==> maple: inputs <==
Design SP_wocg, start of the top module:
module SP_wocg(
	clk,
	rst_n,
	in_valid,
	in_data,
	in_mode,
	out_valid,
	out_data
);
clock: 3.22 ns
lec_check: 0
cap_margin: 20
core_margin: 2
core_utilization: 69
cts_cluster_diameter: 33
cts_cluster_size: 29
setup_slack_margin: 0.95
slew_margin: 20
synth_memory_max_bits: 16384
run.sh (not shown) runs the stock make flow with config.mk's settings and CLKGATE_MAP_FILE=.
==> inputs of juniper, as changes to maple <==
Settings changed: CORE_UTILIZATION 69 to 72, CTS_CLUSTER_DIAMETER 33 to 213, CTS_CLUSTER_SIZE 29 to 100, SETUP_SLACK_MARGIN 0.95 to not set.
==> flow/constraint.sdc (replaced) <==
create_clock -name core_clock -period 4.58 [get_ports {clk}]
set_input_delay 0.9160 -clock core_clock [delete_from_list [all_inputs] [get_ports {clk}]]
set_output_delay 0.9160 -clock core_clock [all_outputs]
set_load 0.01 [all_outputs]
==> inputs of fjord, as changes to maple <==
Settings changed: CORE_UTILIZATION 69 to 72, CTS_CLUSTER_DIAMETER 33 to not set, CTS_CLUSTER_SIZE 29 to not set, SETUP_SLACK_MARGIN 0.95 to not set.
==> flow/constraint.sdc (replaced) <==
create_clock -name core_clock -period 6.72 [get_ports {clk}]
set_input_delay 1.3440 -clock core_clock [delete_from_list [all_inputs] [get_ports {clk}]]
set_output_delay 1.3440 -clock core_clock [all_outputs]
set_load 0.01 [all_outputs]
==> comparison table <==
item                                                                                          fjord                         juniper                       maple
Post-synthesis share of cell area spent on and, or, nand and nor gates                       0.1517                          0.1517                      0.1517
Cts repair resizes                                                                                0                               -                         332
Placed wire-length estimate                                                                135.2 mm                        174.8 mm                    180.2 mm
Count of input and output buffers                                                                24                              24                          24
Worst slack at placement                                                                   17.17 ps                        -1383 ps                    -3055 ps
Weighted congestion reported at the end of routability-driven placement                       1.001                           1.025                       1.046
Number of placed instances, taps included                                                      7863                            9261                        9607
Max H-tree Level                                                                                  2                               -                           3
Bufs on Longest Clock Path                                                                        3                               -                           3
Row count                                                                                       105                             105                         107
Die Area                                                                                  85260 um2                       85260 um2                   88910 um2
Number of standard cells reported by yosys                                                     6860                            6860                        6860
Result of the run                                                           complete, no violations                  did not finish              did not finish
Failing step                                                                                      -  clock tree synthesis (4_1_cts)    global routing (5_1_grt)
Core Region                                                                               82110 um2                       82110 um2                   85410 um2
Cts-stage hold buffer count                                                                       0                               -                           0
Instance area after placement                                                             61760 um2                       74150 um2                   76030 um2
Buffer count from post-CTS setup fixing                                                           0                               -                          98
Floorplan utilization                                                                        0.7273                          0.7273                      0.6991
Yosys-reported design area after synthesis                                                59720 um2                       59720 um2                   59720 um2
Root buffer selected by CTS                                              sky130_fd_sc_hd__clkbuf_16                               -  sky130_fd_sc_hd__clkbuf_16
Sinks on Clock Net                                                                              521                               -                         521
Vertical die dimension                                                                     292.0 um                        292.0 um                    298.2 um
Horizontal extent of the die                                                               292.0 um                        292.0 um                    298.2 um
Number of buffers added by the clock tree synthesis step                                         57                               -                         109

* * *

==> trial 60 <==
Starting RTL as in the previous note.
clock: 4.76 ns
lec_check: 0
cap_margin: 40
core_margin: 2
core_utilization: 72
cts_cluster_diameter: 213
cts_cluster_size: 100
setup_slack_margin: 1.12
slew_margin: 20
synth_memory_max_bits: 16384
tns_end_percent: 10
==> trial 38: changes against trial 60 <==
Settings changed: CAP_MARGIN 40 to 20, CORE_UTILIZATION 72 to 40, CTS_CLUSTER_DIAMETER 213 to unset, CTS_CLUSTER_SIZE 100 to unset, SETUP_SLACK_MARGIN 1.12 to unset, TNS_END_PERCENT 10 to unset.
==> flow/constraint.sdc (replaced) <==
create_clock -name core_clock -period 7.58 [get_ports {clk}]
set_input_delay 1.5160 -clock core_clock [delete_from_list [all_inputs] [get_ports {clk}]]
set_output_delay 1.5160 -clock core_clock [all_outputs]
set_load 0.01 [all_outputs]
==> results <==
Trial 60 failed in global routing with GRT-0232. Trial 38 completed without violations. Against trial 38, the die area of trial 60 is smaller by 44%. In synthesized cell count, trial 38 and trial 60 do not differ. In synthesized area, trial 60 and trial 38 do not differ.
==> figures <==
metric	trial 38	trial 60
Outcome	finished clean	aborted with a tool error
Last stage reached	-	global routing
Total clock buffers created by CTS	61	10
Post-DP HPWL	143000 microns	167000 microns
Post-CTS resize count	0	469
Cell count after placement	8671	9193
Number of H-tree branching levels	2	1
Placer Congestion	0.954	1.03
Core footprint	0.148 sq mm	0.0821 sq mm
Worst setup slack before clock tree synthesis	0.434 ns	-1.37 ns
Post-CTS setup-driven buffer insertion count	0	150
Die height	390 microns	292 microns

* * *

==> run a <==
Starting RTL as in the previous note.
Settings: LEC_CHECK=0, CAP_MARGIN=10, CELL_PAD_IN_SITES_GLOBAL_PLACEMENT=1, CORE_MARGIN=2, CORE_UTILIZATION=70, CTS_CLUSTER_SIZE=35, PLACE_DENSITY=0.64, SETUP_SLACK_MARGIN=0.97, SLEW_MARGIN=20, SYNTH_MEMORY_MAX_BITS=16384; clock period 6.64 ns.
==> inputs of run b, as changes to run a <==
==> flow/config.mk (replaced) <==
export PLATFORM = sky130hd
export DESIGN_NAME = SP_wocg
export DESIGN_NICKNAME = SP_wocg
export VERILOG_FILES = /design/flow/design.v
export SDC_FILE = /design/flow/constraint.sdc
export NUM_CORES = 4
export LEC_CHECK = 0
export CAP_MARGIN = 20
export CORE_MARGIN = 2
export CORE_UTILIZATION = 40
export SLEW_MARGIN = 20
export SYNTH_MEMORY_MAX_BITS = 16384
==> flow/constraint.sdc (replaced) <==
create_clock -name core_clock -period 8.0 [get_ports {clk}]
set_input_delay 1.6000 -clock core_clock [delete_from_list [all_inputs] [get_ports {clk}]]
set_output_delay 1.6000 -clock core_clock [all_outputs]
set_load 0.01 [all_outputs]
==> inputs of run c, as changes to run a <==
==> flow/config.mk (replaced) <==
export PLATFORM = sky130hd
export DESIGN_NAME = SP_wocg
export DESIGN_NICKNAME = SP_wocg
export VERILOG_FILES = /design/flow/design.v
export SDC_FILE = /design/flow/constraint.sdc
export NUM_CORES = 4
export LEC_CHECK = 0
export CAP_MARGIN = 10
export CELL_PAD_IN_SITES_GLOBAL_PLACEMENT = 0
export CORE_MARGIN = 2
export CORE_UTILIZATION = 72
export PLACE_DENSITY = 0.35
export SETUP_SLACK_MARGIN = 0.97
export SLEW_MARGIN = 20
export SYNTH_MEMORY_MAX_BITS = 16384
==> inputs of run d, as changes to run a <==
==> flow/config.mk (replaced) <==
export PLATFORM = sky130hd
export DESIGN_NAME = SP_wocg
export DESIGN_NICKNAME = SP_wocg
export VERILOG_FILES = /design/flow/design.v
export SDC_FILE = /design/flow/constraint.sdc
export NUM_CORES = 4
export LEC_CHECK = 0
export CAP_MARGIN = 20
export CORE_MARGIN = 2
export CORE_UTILIZATION = 11
export SLEW_MARGIN = 20
export SYNTH_MEMORY_MAX_BITS = 16384
==> flow/constraint.sdc (replaced) <==
create_clock -name core_clock -period 9.77 [get_ports {clk}]
set_input_delay 1.9540 -clock core_clock [delete_from_list [all_inputs] [get_ports {clk}]]
set_output_delay 1.9540 -clock core_clock [all_outputs]
set_load 0.01 [all_outputs]
==> comparison <==
Run b completed with no timing, DRC or antenna violations. Run a stopped in global placement without I/O, error GPL-0301. Run d ran to the end with no violations. Run c failed in global routing.
In run b the clock power is higher than in run d, by about 14%.
Against run b, the sequential power of run d is smaller by 18%.
In run b the sequential share of layout area is higher than in run d, by 1.9 points.
In run b the wire length is higher than in run d, by 0.96%.
Power and IR drop assume default switching activity.
